==> 09-13: inputs <==
## miniCPU
module miniCPU (
    input [17:0] switches,  
    input ligar,       
    input enviar,      
    input clk,         
    input rst_n,       
    output [7:0] LCD_DATA,
    output LCD_RS,
    output LCD_RW,
    output LCD_EN,
    output LCD_ON,
    output LCD_BLON
);
clock: 10.8 ns
lec_check: 0
cap_margin: 20
core_margin: 2
core_utilization: 72
slew_margin: 20
run.sh (not shown) runs the stock make flow with config.mk's settings and CLKGATE_MAP_FILE=.
==> inputs of 06-12, as changes to 09-13 <==
CAP_MARGIN = 15   (was 20)
CORE_UTILIZATION = 68   (was 72)
CTS_CLUSTER_DIAMETER = 30   (was not set)
MAX_ROUTING_LAYER = met4   (was not set)
SETUP_SLACK_MARGIN = 2.45   (was not set)
TNS_END_PERCENT = 95   (was not set)
==> flow/constraint.sdc (replaced) <==
create_clock -name core_clock -period 10.1 [get_ports {clk}]
set_input_delay 2.0200 -clock core_clock [delete_from_list [all_inputs] [get_ports {clk}]]
set_output_delay 2.0200 -clock core_clock [all_outputs]
set_load 0.01 [all_outputs]
==> inputs of 05-26, as changes to 09-13 <==
CORE_UTILIZATION = 40   (was 72)
==> flow/constraint.sdc (replaced) <==
create_clock -name core_clock -period 12.1 [get_ports {clk}]
set_input_delay 2.4200 -clock core_clock [delete_from_list [all_inputs] [get_ports {clk}]]
set_output_delay 2.4200 -clock core_clock [all_outputs]
set_load 0.01 [all_outputs]
==> qor summary <==
item                                                                            06-12       09-13       05-26
Status                                                      aborted with a tool error  no timing/DRC/antenna violations  no timing/DRC/antenna violations
Stage where the flow stopped                                           global routing           -           -
Core area                                                                   51100 um2   47900 um2   86800 um2
Worst R2R Path Depth                                                                -          33          41
CTS clock-pin slew for the worst setup and hold paths                               -     0.07 ns     0.07 ns
Violation count after the first detailed-routing iteration                          -        6068        3687
Flip-flops                                                                          -         422         422
Maximum net fanout on the critical path                                             -          11          27
Count of endpoints failing setup in the final report                                -           0           0
Share of cell area taken by multi-input logic gates                                 -       60.0%       58.8%
Min setup slack post-route                                                          -    0.314 ns    0.983 ns
Number of multi-input combinational cells                                           -        3054        3054
Post CTS Setup Buffer Count                                                       223           0           0
TritonCTS clock tree                                                                -       built       built
Sum of negative setup slack                                                         -        0 ns        0 ns
Final-stage net count                                                               -        4046        4033
Slew HR                                                                             -       15.4%       18.1%
Count of max-cap constraint violations                                              -           0           0
Post-detailed-routing wire length                                                   -      125 mm      120 mm
Number of cell rows                                                                83          80         108
H-tree levels                                                                       3           2           2
Power density relative to cell area                                                 -  200 nW/um2  170 nW/um2
TritonCTS Buffers                                                                  83          41          46
Final design utilization                                                            -       78.3%       44.1%

==> run a <==
==> flow/design.v <==
module aluCPU(
    input [15:0] data1,  
    input [15:0] data2,  
    input [1:0] sel,  
    output reg [15:0] result
); 
    parameter [1:0] 
        SUM = 2'b00,
        SUB = 2'b01,
        MUL = 2'b10;
    reg [31:0] mul_full;  
    always @(*) begin
        case(sel)
            SUM: begin
                result = data1 + data2;
            end
            SUB: begin
                result = data1 - data2;
            end
            MUL: begin
                mul_full = $signed(data1) * $signed(data2);  
                result = mul_full[15:0];  
            end
            default: result = 16'd0;  
        endcase 
    end 
endmodule 
module memoryCPU (
    input clock,
    input reset,  
    input regWrite,               
    input [3:0] write_reg_addr,   
    input [15:0] write_data,      
    input [3:0] read_reg_addr_1, 
    input [3:0] read_reg_addr_2, 
    output [15:0] read_data_1,    
    output [15:0] read_data_2     
);
    reg [15:0] register [0:15];  
    integer i;
    always @ (posedge clock or negedge reset) begin
        if (~reset) begin
            for (i = 0; i < 16; i = i + 1) begin
                register[i] <= 16'd0;
            end
        end
        else if (regWrite) begin   
            register[write_reg_addr] <= write_data;
        end
    end
    assign read_data_1 = register[read_reg_addr_1]; 
    assign read_data_2 = register[read_reg_addr_2];
endmodule
module lcd_controller (
    input clk,
    input reset_n,           
    input rst_n,             
    input start,            
    input [2:0] opcode,     
    input [3:0] reg_idx,    
    input signed [15:0] value, 
    output reg [7:0] lcd_data,
    output reg lcd_rs,      
    output wire lcd_rw,      
    output reg lcd_en,      
    output wire lcd_on,     
    output wire lcd_blon    
);
    assign lcd_rw = 1'b0; 
    assign lcd_on   = (state != STATE_IDLE);
    assign lcd_blon = (state != STATE_IDLE);
    localparam STATE_IDLE = 0, STATE_INIT = 1, STATE_READY = 2, 
               STATE_WRITE_LINE1 = 3, STATE_LINE2_ADDR = 4, STATE_WRITE_LINE2 = 5;
    reg [3:0] state; 
    reg [5:0] char_index; 
    reg [19:0] counter;
    reg wait_flag;
    reg [2:0] op_store;
    reg [3:0] reg_store;
    reg signed [15:0] val_store;
    reg first_boot; 
    reg [15:0] unsigned_val;
    reg is_negative;
    reg [3:0] digit_10000, digit_1000, digit_100, digit_10, digit_1;
    reg prev_reset_n;        
    reg system_active;       
    function [7:0] init_cmds(input [5:0] idx);
        case(idx)
            6'd0: init_cmds = 8'h38;
            6'd1: init_cmds = 8'h38;
            6'd2: init_cmds = 8'h0C;
            6'd3: init_cmds = 8'h01;
            6'd4: init_cmds = 8'h06;
            default: init_cmds = 8'h00;
        endcase
    endfunction
    function [39:0] get_op_string(input [2:0] op);
        case(op)
            3'b000: get_op_string = "LOAD ";
            3'b001: get_op_string = "ADD  ";
            3'b010: get_op_string = "ADDI ";
            3'b011: get_op_string = "SUB  ";
            3'b100: get_op_string = "SUBI ";
            3'b101: get_op_string = "MUL  ";
            3'b110: get_op_string = "CLEAR";
            3'b111: get_op_string = "DPL  ";
            default: get_op_string = "ERR  ";
        endcase
    endfunction
    always @(posedge clk) begin
      if (!rst_n) begin
        system_active <= 0;
        prev_reset_n <= 1;
        state <= STATE_IDLE;
        lcd_en <= 0;
      end else begin
        prev_reset_n <= reset_n;
        if (prev_reset_n == 1'b1 && reset_n == 1'b0) begin
            system_active <= ~system_active; 
        end
        if (system_active == 1'b0) begin
            state <= STATE_IDLE;
            lcd_en <= 0;
            wait_flag <= 0;
            counter <= 0;
            char_index <= 0;
            first_boot <= 1;  
        end 
        else begin
            if (state == STATE_IDLE) begin
                state <= STATE_INIT;
                char_index <= 0;
                wait_flag <= 0;
                first_boot <= 1;
            end
            else if (wait_flag) begin
                if (counter < 20'd2000) begin 
                    counter <= counter + 1;
                    if (counter == 20'd40) lcd_en <= 0; 
                end else begin
                    wait_flag <= 0;
                    counter <= 0;
                end
            end else begin
                case (state)
                    STATE_INIT: begin
                        lcd_rs <= 0;
                        lcd_data <= init_cmds(char_index);
                        lcd_en <= 1; 
                        wait_flag <= 1;
                        if (char_index < 4) 
                            char_index <= char_index + 1;
                        else begin
                            char_index <= 0;
                            op_store <= 3'b000;
                            reg_store <= 4'b0000;
                            val_store <= 16'd0;
                            unsigned_val <= 16'd0;
                            is_negative <= 0;
                            state <= STATE_WRITE_LINE1; 
                        end
                    end
                    STATE_READY: begin
                        if (start) begin
                            op_store <= opcode;
                            reg_store <= reg_idx;
                            val_store <= value;
                            if (value < 0) begin
                                is_negative <= 1;
                                unsigned_val <= -value;
                            end else begin
                                is_negative <= 0;
                                unsigned_val <= value;
                            end
                            lcd_rs <= 0;
                            lcd_data <= 8'h01; 
                            lcd_en <= 1;
                            wait_flag <= 1;
                            state <= STATE_WRITE_LINE1;
                            char_index <= 0;
                        end
                    end
                    STATE_WRITE_LINE1: begin
                        digit_10000 <= (unsigned_val / 10000) % 10;
                        digit_1000  <= (unsigned_val / 1000) % 10;
                        digit_100   <= (unsigned_val / 100) % 10;
                        digit_10    <= (unsigned_val / 10) % 10;
                        digit_1     <= (unsigned_val) % 10;
                        lcd_rs <= 1;
                        lcd_en <= 1;
                        wait_flag <= 1;
                        if (char_index < 5) begin
                            if (first_boot)
                                lcd_data <= " "; 
                            else
                                lcd_data <= get_op_string(op_store) >> (8 * (4 - char_index));
                        end 
                        else begin
                            if (op_store == 3'b110 && !first_boot) begin
                                lcd_data <= " ";
                            end else begin
                                if (char_index == 5) lcd_data <= " ";
                                else if (char_index == 6) lcd_data <= "[";
                                else if (char_index >= 7 && char_index <= 10) 
                                    lcd_data <= reg_store[10 - char_index] ? "1" : "0";
                                else if (char_index == 11) lcd_data <= "]";
                            end
                        end
                        if (char_index < 11)
                            char_index <= char_index + 1;
                        else begin
                            char_index <= 0;
                            if (op_store == 3'b110 && !first_boot) begin
                                state <= STATE_READY;
                            end else begin
                                state <= STATE_LINE2_ADDR;
                            end
                        end
                    end
                    STATE_LINE2_ADDR: begin
                        lcd_rs <= 0;
                        lcd_data <= 8'hC0;
                        lcd_en <= 1;
                        wait_flag <= 1;
                        state <= STATE_WRITE_LINE2;
                    end
                    STATE_WRITE_LINE2: begin
                        lcd_rs <= 1;
                        lcd_en <= 1;
                        wait_flag <= 1;
                        case(char_index)
                            0: lcd_data <= is_negative ? "-" : "+";
                            1: lcd_data <= 8'h30 + digit_10000;
                            2: lcd_data <= 8'h30 + digit_1000;
                            3: lcd_data <= 8'h30 + digit_100;
                            4: lcd_data <= 8'h30 + digit_10;
                            5: lcd_data <= 8'h30 + digit_1;
                        endcase
                        if (char_index < 5)
                            char_index <= char_index + 1;
                        else begin
                            first_boot <= 0;
                            state <= STATE_READY;
                        end
                    end
                endcase
            end
        end
      end
    end
endmodule
module miniCPU (
    input [17:0] switches,  
    input ligar,       
    input enviar,      
    input clk,         
    input rst_n,       
    output [7:0] LCD_DATA,
    output LCD_RS,
    output LCD_RW,
    output LCD_EN,
    output LCD_ON,
    output LCD_BLON
);
    wire [2:0] opcode = switches [17:15];
    wire [3:0] reg_dest = switches [14:11];
    wire [3:0] reg_input1 = switches[10:7];
    wire [3:0] reg_input2 = switches [6:3];
    wire signal = switches[6];
    wire [15:0] imediato_module = {10'd0, switches[5:0]};
    wire [15:0] imediato = (signal) ? (-imediato_module) : imediato_module;
    wire [15:0] mem_read_data1;
    wire [15:0] mem_read_data2;
    wire [15:0] alu_result;
    reg write_enable;
    reg [15:0] mem_write;
    reg [1:0] alu_selector;
    reg [15:0] alu_input_2;
    reg soft_reset; 
    wire memory_reset_signal = ligar & ~soft_reset;  
    parameter [2:0] LOAD = 3'b000, ADD = 3'b001, ADDI = 3'b010, SUB = 3'b011,
                    SUBI = 3'b100, MUL = 3'b101, CLEAR = 3'b110, DISPLAY = 3'b111;                   
    memoryCPU Memo (
        .clock(clk),
        .reset(memory_reset_signal),
        .regWrite(write_enable),
        .write_reg_addr(reg_dest),
        .write_data(mem_write),
        .read_reg_addr_1(reg_input1),
        .read_reg_addr_2(reg_input2),
        .read_data_1(mem_read_data1),
        .read_data_2(mem_read_data2)
    );
    aluCPU ALU (
        .data1(mem_read_data1),
        .data2(alu_input_2),
        .sel(alu_selector),
        .result(alu_result)
    );
    reg lcd_start_signal;
    reg [15:0] lcd_value_reg;
    reg [3:0] lcd_reg_idx;
    wire [3:0] current_lcd_reg_idx = (opcode == DISPLAY) ? reg_input1 : reg_dest;
    reg [15:0] current_lcd_value;
    lcd_controller LCD (
        .clk(clk),
        .reset_n(ligar),
        .rst_n(rst_n),
        .start(lcd_start_signal),
        .opcode(opcode),
        .reg_idx(lcd_reg_idx),   
        .value(lcd_value_reg),  
        .lcd_data(LCD_DATA),
        .lcd_rs(LCD_RS),
        .lcd_rw(LCD_RW),
        .lcd_en(LCD_EN),
        .lcd_on(LCD_ON),
        .lcd_blon(LCD_BLON)
    );
    always @(*) begin
        if (opcode == LOAD)
            current_lcd_value = imediato;
        else if (opcode == DISPLAY)
            current_lcd_value = mem_read_data1;
        else
            current_lcd_value = alu_result;
    end
    reg [2:0] state;
    parameter [2:0] IDLE = 3'd0, EXECUTE = 3'd1, WRITE = 3'd2, WAIT_RELEASE = 3'd3;                 
    always @(posedge clk or negedge ligar) begin 
        if (~ligar) begin
            state <= IDLE;
            write_enable <= 0;
            soft_reset <= 0;
            lcd_start_signal <= 0;
        end
        else begin
            case(state)
                IDLE: begin  
                    write_enable <= 0;
                    soft_reset <= 0;
                    lcd_start_signal <= 0;  
                    if (!enviar) begin
                        state <= EXECUTE;
                    end
                end
                EXECUTE: begin  
                    state <= WRITE;
                end
                WRITE: begin  
                    lcd_start_signal <= 1;  
                    if (opcode == CLEAR) begin
                        soft_reset <= 1;
                        write_enable <= 0;
                    end
                    else if (opcode != DISPLAY) begin
                        write_enable <= 1;
                    end
                    state <= WAIT_RELEASE;
                end
                WAIT_RELEASE: begin  
                    write_enable <= 0;  
                    soft_reset <= 0;  
                    lcd_start_signal <= 0;  
                    if (enviar) begin  
                        state <= IDLE;  
                    end
                end
            endcase
        end
    end
    always @(posedge clk) begin
        if (state == EXECUTE) begin
            case(opcode)
                ADD: begin alu_selector <= 2'b00; alu_input_2 <= mem_read_data2; end
                ADDI: begin alu_selector <= 2'b00; alu_input_2 <= imediato; end
                SUB: begin alu_selector <= 2'b01; alu_input_2 <= mem_read_data2; end
                SUBI: begin alu_selector <= 2'b01; alu_input_2 <= imediato; end
                MUL: begin alu_selector <= 2'b10; alu_input_2 <= imediato; end
                default: begin alu_selector <= 2'b00; alu_input_2 <= 16'd0; end
            endcase
        end
        if (state == WRITE) begin
            lcd_reg_idx <= current_lcd_reg_idx;
            lcd_value_reg <= current_lcd_value;
            if (opcode != CLEAR && opcode != DISPLAY) begin
                if (opcode == LOAD)
                    mem_write <= imediato;
                else
                    mem_write <= alu_result;
            end
        end
    end
endmodule
==> flow/run.sh <==
#!/bin/bash
# the make line also repeats each setting of config.mk as NAME=value (left out here)
make -C /OpenROAD-flow-scripts/flow DESIGN_CONFIG=/design/flow/config.mk WORK_HOME=/design/flow/orfs CLKGATE_MAP_FILE= finish
==> flow/config.mk <==
export PLATFORM = sky130hd
export DESIGN_NAME = miniCPU
export DESIGN_NICKNAME = miniCPU
export VERILOG_FILES = /design/flow/design.v
export SDC_FILE = /design/flow/constraint.sdc
export NUM_CORES = 4
export LEC_CHECK = 0
export CAP_MARGIN = 20
export CELL_PAD_IN_SITES_DETAIL_PLACEMENT = 2
export CORE_MARGIN = 2
export CORE_UTILIZATION = 44
export CTS_CLUSTER_DIAMETER = 292
export CTS_CLUSTER_SIZE = 76
export MAX_ROUTING_LAYER = met4
export MIN_ROUTING_LAYER = met2
export PLACE_DENSITY = 0.79
export SETUP_SLACK_MARGIN = -0.81
export SLEW_MARGIN = 20
export TNS_END_PERCENT = 80
==> flow/constraint.sdc <==
create_clock -name core_clock -period 15.9 [get_ports {clk}]
set_input_delay 3.1800 -clock core_clock [delete_from_list [all_inputs] [get_ports {clk}]]
set_output_delay 3.1800 -clock core_clock [all_outputs]
set_load 0.01 [all_outputs]
==> inputs of run b, as changes to run a <==
- ABC_AREA: not set -> 1
- CELL_PAD_IN_SITES_DETAIL_PLACEMENT: 2 -> not set
- CORE_UTILIZATION: 44 -> 61
- CTS_CLUSTER_DIAMETER: 292 -> not set
- CTS_CLUSTER_SIZE: 76 -> not set
- MAX_ROUTING_LAYER: met4 -> not set
- MIN_ROUTING_LAYER: met2 -> not set
- PLACE_DENSITY: 0.79 -> not set
- SETUP_SLACK_MARGIN: -0.81 -> not set
- TNS_END_PERCENT: 80 -> not set
==> flow/constraint.sdc (replaced) <==
create_clock -name core_clock -period 10.5 [get_ports {clk}]
set_input_delay 2.1000 -clock core_clock [delete_from_list [all_inputs] [get_ports {clk}]]
set_output_delay 2.1000 -clock core_clock [all_outputs]
set_load 0.01 [all_outputs]
==> inputs of run c, as changes to run a <==
- CAP_MARGIN: 20 -> 0
- CORE_UTILIZATION: 44 -> 57
- CTS_CLUSTER_DIAMETER: 292 -> not set
- CTS_CLUSTER_SIZE: 76 -> not set
- GPL_ROUTABILITY_DRIVEN: not set -> 0
- MAX_ROUTING_LAYER: met4 -> not set
- MIN_ROUTING_LAYER: met2 -> not set
- PLACE_DENSITY: 0.79 -> 0.47
- SETUP_SLACK_MARGIN: -0.81 -> not set
- SLEW_MARGIN: 20 -> 25
- TNS_END_PERCENT: 80 -> 20
==> flow/constraint.sdc (replaced) <==
create_clock -name core_clock -period 20.0 [get_ports {clk}]
set_input_delay 4.0000 -clock core_clock [delete_from_list [all_inputs] [get_ports {clk}]]
set_output_delay 4.0000 -clock core_clock [all_outputs]
set_load 0.01 [all_outputs]
==> comparison table <==
	run b	run a	run c
Outcome	complete, no violations	stopped before the end	stopped before the end
Stage where the flow stopped	-	global routing (5_1_grt)	detailed placement (3_5_place_dp)
Num CTS Buffers	44	9	-
Post-Place Cells	5533	4807	-
Floorplan core density	61.9%	44.4%	57.9%
Setup slack after placement	0.188 ns	3.09 ns	-
Cell Rows	86	103	90
Hold buffers post-CTS	0	0	-
Routability Congestion	1.04	1.07	-
Maximum number of buffers from clock root to sink	3	3	-
Area fraction in compound gates after synthesis	15.5%	23.7%	23.7%
# H-tree levels	2	1	-
Resized Gates After CTS	0	0	-
Vertical die dimension	241 µm	286 µm	252 µm
Gate count after technology mapping	4825	3892	3892
Number of cells in Yosys stat	4825	3892	3892
Top-area cell share	19.2%	18.7%	18.7%
Proportion of synthesized area in mux cells	0.0293%	9.52%	9.52%
Post-synth area from yosys stat	34100 µm²	35100 µm²	35100 µm²
Die area	57900 µm²	81900 µm²	63500 µm²
Basic-gate share of the synthesized area counting and, or, nand and nor cells	29.5%	16.9%	16.9%
Detailed Place HPWL	81.5 mm	145 mm	-
Standard cell core area	55200 µm²	78900 µm²	60600 µm²
Mean Syn Cell Area	7.08 µm²	9.01 µm²	9.01 µm²
Post-Synth XOR/XNOR Area	3.33%	4.51%	4.51%
Standard cell area after detailed placement	35200 µm²	36500 µm²	-
No activity file was given, so power comes from the tool's default toggle rates.
